==> job 2930 <==
==> flow/design.v <==
`timescale 1ns / 1ps
module mat_mul #
	(
        parameter integer DIM_LOG = 2,     
        parameter integer DIM = 2**DIM_LOG,
        parameter integer SIZE = DIM*DIM,
        parameter integer SIZE_LOG = 2*DIM_LOG,
        parameter integer DATA_WIDTH = 32
    )
    (
		input wire  s00_axi_aclk,
		input wire  s00_axi_aresetn,
		output wire  s00_axis_tready,
		input wire [DATA_WIDTH-1 : 0] s00_axis_tdata,
		input wire  s00_axis_tlast,
        input wire  s00_axis_tvalid,
		output wire  m00_axis_tvalid,
        output wire [DATA_WIDTH-1 : 0] m00_axis_tdata,
        output wire [(DATA_WIDTH/8)-1 : 0] m00_axis_tstrb,
        output wire  m00_axis_tlast,
        input wire  m00_axis_tready,
        input wire sel,
        input wire start
    );
	reg busy;               
	reg item_done;          
	reg matrix_done;        
	reg start_transfer;     
	reg transfer;           
	reg last_transfer;      
	reg mac_enable;         
    reg [DATA_WIDTH-1 : 0] mem_A [0 : SIZE-1];  
    reg [DATA_WIDTH-1 : 0] mem_B [0 : SIZE-1];  
    reg [DATA_WIDTH-1 : 0] mem_R [0 : SIZE-1];  
    reg [DATA_WIDTH-1 : 0] mat_A;    
    reg [DATA_WIDTH-1 : 0] mat_B;    
    reg [DATA_WIDTH-1 : 0] mat_R;    
    reg [SIZE_LOG-1 : 0] addr_stream_in;     
    reg [SIZE_LOG-1 : 0] addr_stream_out;    
    wire [SIZE_LOG-1 : 0] addr_A;    
    wire [SIZE_LOG-1 : 0] addr_B;    
    reg [SIZE_LOG-1 : 0] addr_R;     
    reg [DIM_LOG-1 : 0] row_cnt;     
    reg [DIM_LOG-1 : 0] col_cnt;     
    reg [DIM_LOG-1 : 0] tmp_cnt;     
    wire [DATA_WIDTH-1 : 0] mad;     
    reg [DATA_WIDTH-1 : 0] mac;      
    assign s00_axis_tready = !busy && !transfer && !start_transfer;  
    always @ (posedge s00_axi_aclk) begin
        if (!s00_axi_aresetn || s00_axis_tlast)
            addr_stream_in <= 0;
        else if (s00_axis_tready && s00_axis_tvalid)  
            addr_stream_in <= addr_stream_in + 1 ;  
    end
    always @ (posedge s00_axi_aclk) begin 
        if (!busy && !transfer && !start_transfer && s00_axis_tready && s00_axis_tvalid && !sel)  
            mem_A [addr_stream_in] <= s00_axis_tdata;
        if (busy)  
            mat_A <= mem_A [addr_A];
    end
    always @ (posedge s00_axi_aclk) begin
        if (!busy && !transfer && !start_transfer && s00_axis_tready && s00_axis_tvalid && sel)  
            mem_B [addr_stream_in] <= s00_axis_tdata;
        if (busy)  
            mat_B <= mem_B [addr_B];
    end
    assign m00_axis_tstrb = 4'hf;    
    assign m00_axis_tdata = mat_R;        
    assign m00_axis_tlast = last_transfer;        
    assign m00_axis_tvalid = transfer;       
    wire load_R = start_transfer || (transfer && m00_axis_tready && !last_transfer);
    always @ (posedge s00_axi_aclk) begin
        if (!s00_axi_aresetn || busy )  
            addr_stream_out <= 0;
        else if (load_R)  
            addr_stream_out <= addr_stream_out + 1 ;  
    end
    always @ (posedge s00_axi_aclk) begin
        if (!s00_axi_aresetn)
            start_transfer <= 0;
        else
            start_transfer <= matrix_done ;  
    end
    always @ (posedge s00_axi_aclk) begin
        if (!s00_axi_aresetn || (last_transfer && m00_axis_tready) )  
            transfer <= 0;
        else if (start_transfer)  
            transfer <= 1;
    end
    always @ (posedge s00_axi_aclk) begin
        if (!s00_axi_aresetn)
            last_transfer <= 0;
        else if (load_R)
            last_transfer <= (addr_stream_out == SIZE - 1) ;
        else if (transfer && m00_axis_tready)
            last_transfer <= 0;  
    end
    always @ (posedge s00_axi_aclk) begin
        if (item_done)  
            mem_R [addr_R] <= mad;  
        if (load_R)  
            mat_R <= mem_R [addr_stream_out];
    end
    always @ (posedge s00_axi_aclk) begin
        if (!s00_axi_aresetn || matrix_done )  
            busy <= 0;
        else if (start)  
            busy <= 1'b1;
    end
    always @ (posedge s00_axi_aclk) begin
        if (!s00_axi_aresetn)
            item_done <= 0;
        else
            item_done <= (tmp_cnt == DIM - 1) ;  
    end
    always @ (posedge s00_axi_aclk) begin
        if (!s00_axi_aresetn)
            matrix_done <= 0;
        else
            matrix_done <= (col_cnt == DIM-1) && (row_cnt == DIM-1) && (tmp_cnt == DIM-1) ;  
    end
    always @ (posedge s00_axi_aclk) begin
        if (!s00_axi_aresetn || (tmp_cnt == DIM ) || start )  
            tmp_cnt <= 0;
        else if (busy)  
            tmp_cnt <= tmp_cnt + 1;
    end
    always @ (posedge s00_axi_aclk) begin
        if (!s00_axi_aresetn || col_cnt==DIM && tmp_cnt==DIM || start )  
            col_cnt <= 0;
        else if (tmp_cnt==DIM -1 && col_cnt<DIM)  
            col_cnt <= col_cnt + 1;
    end
    always @ (posedge s00_axi_aclk) begin
        if (!s00_axi_aresetn || row_cnt==DIM && col_cnt==DIM && tmp_cnt==DIM || start )  
            row_cnt <= 0;
        else if (tmp_cnt==DIM -1 && col_cnt==DIM-1 && row_cnt<DIM)  
            row_cnt <= row_cnt + 1;
    end
    assign addr_A = row_cnt * DIM + tmp_cnt ;  
    assign addr_B = tmp_cnt * DIM + col_cnt ;  
    always @ (posedge s00_axi_aclk) begin
        if (!s00_axi_aresetn || start)
            addr_R <= 0;
        else if (item_done)  
            addr_R <= addr_R + 1;  
    end
    assign mad = mat_A * mat_B + mac;
    always @ (posedge s00_axi_aclk) begin
       if (!s00_axi_aresetn || item_done || start )  
           mac <= 0;
       else if (mac_enable)
           mac <= mad ;  
    end
    always @ (posedge s00_axi_aclk) begin
       if (!s00_axi_aresetn)
           mac_enable <= 0;
       else
           mac_enable <= busy ;  
    end
endmodule
==> flow/run.sh <==
#!/bin/bash
# the make line also repeats each setting of config.mk as NAME=value (left out here)
make -C /OpenROAD-flow-scripts/flow DESIGN_CONFIG=/design/flow/config.mk WORK_HOME=/design/flow/orfs CLKGATE_MAP_FILE= finish
==> flow/config.mk <==
export PLATFORM = sky130hd
export DESIGN_NAME = mat_mul
export DESIGN_NICKNAME = mat_mul
export VERILOG_FILES = /design/flow/design.v
export SDC_FILE = /design/flow/constraint.sdc
export NUM_CORES = 4
export LEC_CHECK = 0
export CAP_MARGIN = 5
export CELL_PAD_IN_SITES_DETAIL_PLACEMENT = 1
export CELL_PAD_IN_SITES_GLOBAL_PLACEMENT = 1
export CORE_MARGIN = 2
export CORE_UTILIZATION = 30
export CTS_CLUSTER_SIZE = 25
export GPL_ROUTABILITY_DRIVEN = 1
export GPL_TIMING_DRIVEN = 0
export HOLD_SLACK_MARGIN = 0.08
export MIN_ROUTING_LAYER = met2
export PLACE_DENSITY_LB_ADDON = 0.18
export SLEW_MARGIN = 20
export TNS_END_PERCENT = 40
==> flow/constraint.sdc <==
create_clock -name core_clock -period 6.76 [get_ports {s00_axi_aclk}]
set_input_delay 1.3520 -clock core_clock [delete_from_list [all_inputs] [get_ports {s00_axi_aclk}]]
set_output_delay 1.3520 -clock core_clock [all_outputs]
set_load 0.01 [all_outputs]
==> inputs of job 6315, as changes to job 2930 <==
ABC_AREA = 0   (was unset)
CAP_MARGIN = 20   (was 5)
CELL_PAD_IN_SITES_DETAIL_PLACEMENT = unset   (was 1)
CELL_PAD_IN_SITES_GLOBAL_PLACEMENT = unset   (was 1)
CORE_UTILIZATION = 20   (was 30)
CTS_CLUSTER_SIZE = unset   (was 25)
GPL_TIMING_DRIVEN = unset   (was 0)
HOLD_SLACK_MARGIN = 0.05   (was 0.08)
MIN_ROUTING_LAYER = unset   (was met2)
PLACE_DENSITY_LB_ADDON = 0.03   (was 0.18)
SETUP_SLACK_MARGIN = 0.07   (was unset)
TNS_END_PERCENT = unset   (was 40)
==> flow/constraint.sdc (replaced) <==
create_clock -name core_clock -period 6.58 [get_ports {s00_axi_aclk}]
set_input_delay 1.3160 -clock core_clock [delete_from_list [all_inputs] [get_ports {s00_axi_aclk}]]
set_output_delay 1.3160 -clock core_clock [all_outputs]
set_load 0.01 [all_outputs]
==> inputs of job 9395, as changes to job 2930 <==
CAP_MARGIN = 20   (was 5)
CELL_PAD_IN_SITES_DETAIL_PLACEMENT = unset   (was 1)
CELL_PAD_IN_SITES_GLOBAL_PLACEMENT = unset   (was 1)
CORE_UTILIZATION = 40   (was 30)
CTS_CLUSTER_SIZE = unset   (was 25)
GPL_ROUTABILITY_DRIVEN = unset   (was 1)
GPL_TIMING_DRIVEN = unset   (was 0)
HOLD_SLACK_MARGIN = unset   (was 0.08)
MIN_ROUTING_LAYER = unset   (was met2)
PLACE_DENSITY = 0.6   (was unset)
PLACE_DENSITY_LB_ADDON = unset   (was 0.18)
TNS_END_PERCENT = unset   (was 40)
==> flow/constraint.sdc (replaced) <==
create_clock -name core_clock -period 10.0 [get_ports {s00_axi_aclk}]
set_input_delay 2.0000 -clock core_clock [delete_from_list [all_inputs] [get_ports {s00_axi_aclk}]]
set_output_delay 2.0000 -clock core_clock [all_outputs]
set_load 0.01 [all_outputs]
==> inputs of job 4218, as changes to job 2930 <==
CAP_MARGIN = 20   (was 5)
CELL_PAD_IN_SITES_DETAIL_PLACEMENT = unset   (was 1)
CELL_PAD_IN_SITES_GLOBAL_PLACEMENT = unset   (was 1)
CORE_UTILIZATION = 70   (was 30)
CTS_CLUSTER_DIAMETER = 223   (was unset)
CTS_CLUSTER_SIZE = unset   (was 25)
GPL_ROUTABILITY_DRIVEN = unset   (was 1)
GPL_TIMING_DRIVEN = unset   (was 0)
HOLD_SLACK_MARGIN = unset   (was 0.08)
MIN_ROUTING_LAYER = unset   (was met2)
PLACE_DENSITY = 0.6   (was unset)
PLACE_DENSITY_LB_ADDON = unset   (was 0.18)
TNS_END_PERCENT = unset   (was 40)
==> flow/constraint.sdc (replaced) <==
create_clock -name core_clock -period 6.97 [get_ports {s00_axi_aclk}]
set_input_delay 1.3940 -clock core_clock [delete_from_list [all_inputs] [get_ports {s00_axi_aclk}]]
set_output_delay 1.3940 -clock core_clock [all_outputs]
set_load 0.01 [all_outputs]
==> impl_metrics.tcl <==
# collected from the flow reports
set metrics [dict create \
    insertion_delay_ps 820 \
    setup_ws_ps -257 \
    status "complete, but fails checks" \
    check.faults "negative setup slack" \
    post-route-util_pct 80.3 \
    drt-initial-drc-count 5615 \
    top_usage_layer "met2" \
    setup_viol 118 \
    place_congestion 0.902 \
    finalNetCount 5378 \
    die-area_sq_um 116000 \
    tool_warnings 43 \
    met3_usage_pct 7.59 \
    dp_hpwl_microns 120000 \
]
(the above is from job 4218)
==> impl_metrics.tcl <==
# collected from the flow reports
set metrics [dict create \
    setup_viol 271 \
    vias 40155 \
    tool_warnings 37 \
    grtUsageTotal_pct 13.6 \
    check.faults "negative setup slack" \
    met3_usage_pct 1.54 \
    logic_gates 2004 \
    dp_hpwl_microns 178000 \
    nClkBuffers 265 \
    dpl_cell_area_sq_um 90400 \
    gr-usage-met2_pct 23.7 \
    post-route-util_pct 24.8 \
    fin_crit_ps 7310 \
    status "complete, but fails checks" \
    ys.flop_type "edfxtp_1" \
    insertion_delay_ps 940 \
    top_usage_layer "met2" \
    die-area_sq_um 403000 \
    drt-initial-drc-count 2341 \
    place_congestion 0.706 \
    setup_ws_ps -730 \
]
(the above is from job 6315)
==> impl_metrics.tcl <==
# collected from the flow reports
set metrics [dict create \
    crit_start "mat_B[7]" \
    finalNetCount 5169 \
    top_usage_layer "met2" \
    die-area_sq_um 203000 \
    tool_warnings 39 \
    met3_usage_pct 3.84 \
    place_congestion 0.858 \
    status "timing/DRC/antenna clean" \
    drt-initial-drc-count 3311 \
    post-route-util_pct 45.2 \
    setup_ws_ps 1480 \
]
(the above is from job 9395)
==> impl_metrics.tcl <==
# collected from the flow reports
set metrics [dict create \
    status "complete, but fails checks" \
    post_drt_wl_per_cell_microns 28.9 \
    path_max_fanout 17 \
    check.faults "negative setup slack" \
    drt-initial-drc-count 6756 \
    insertion_delay_ps 870 \
    overflow 0 \
    post-route-util_pct 36.1 \
    met3_usage_pct 36.7 \
    die_height_microns 519 \
    place_congestion 0.883 \
    core_area_sq_um 265000 \
    setup_ws_ps -913 \
    setup_viol 239 \
    flops 1689 \
    dp_hpwl_microns 165000 \
    die-area_sq_um 270000 \
    synth.top_cell.area_share_pct 61.5 \
    htree_num_levels 4 \
]
(the above is from job 2930)
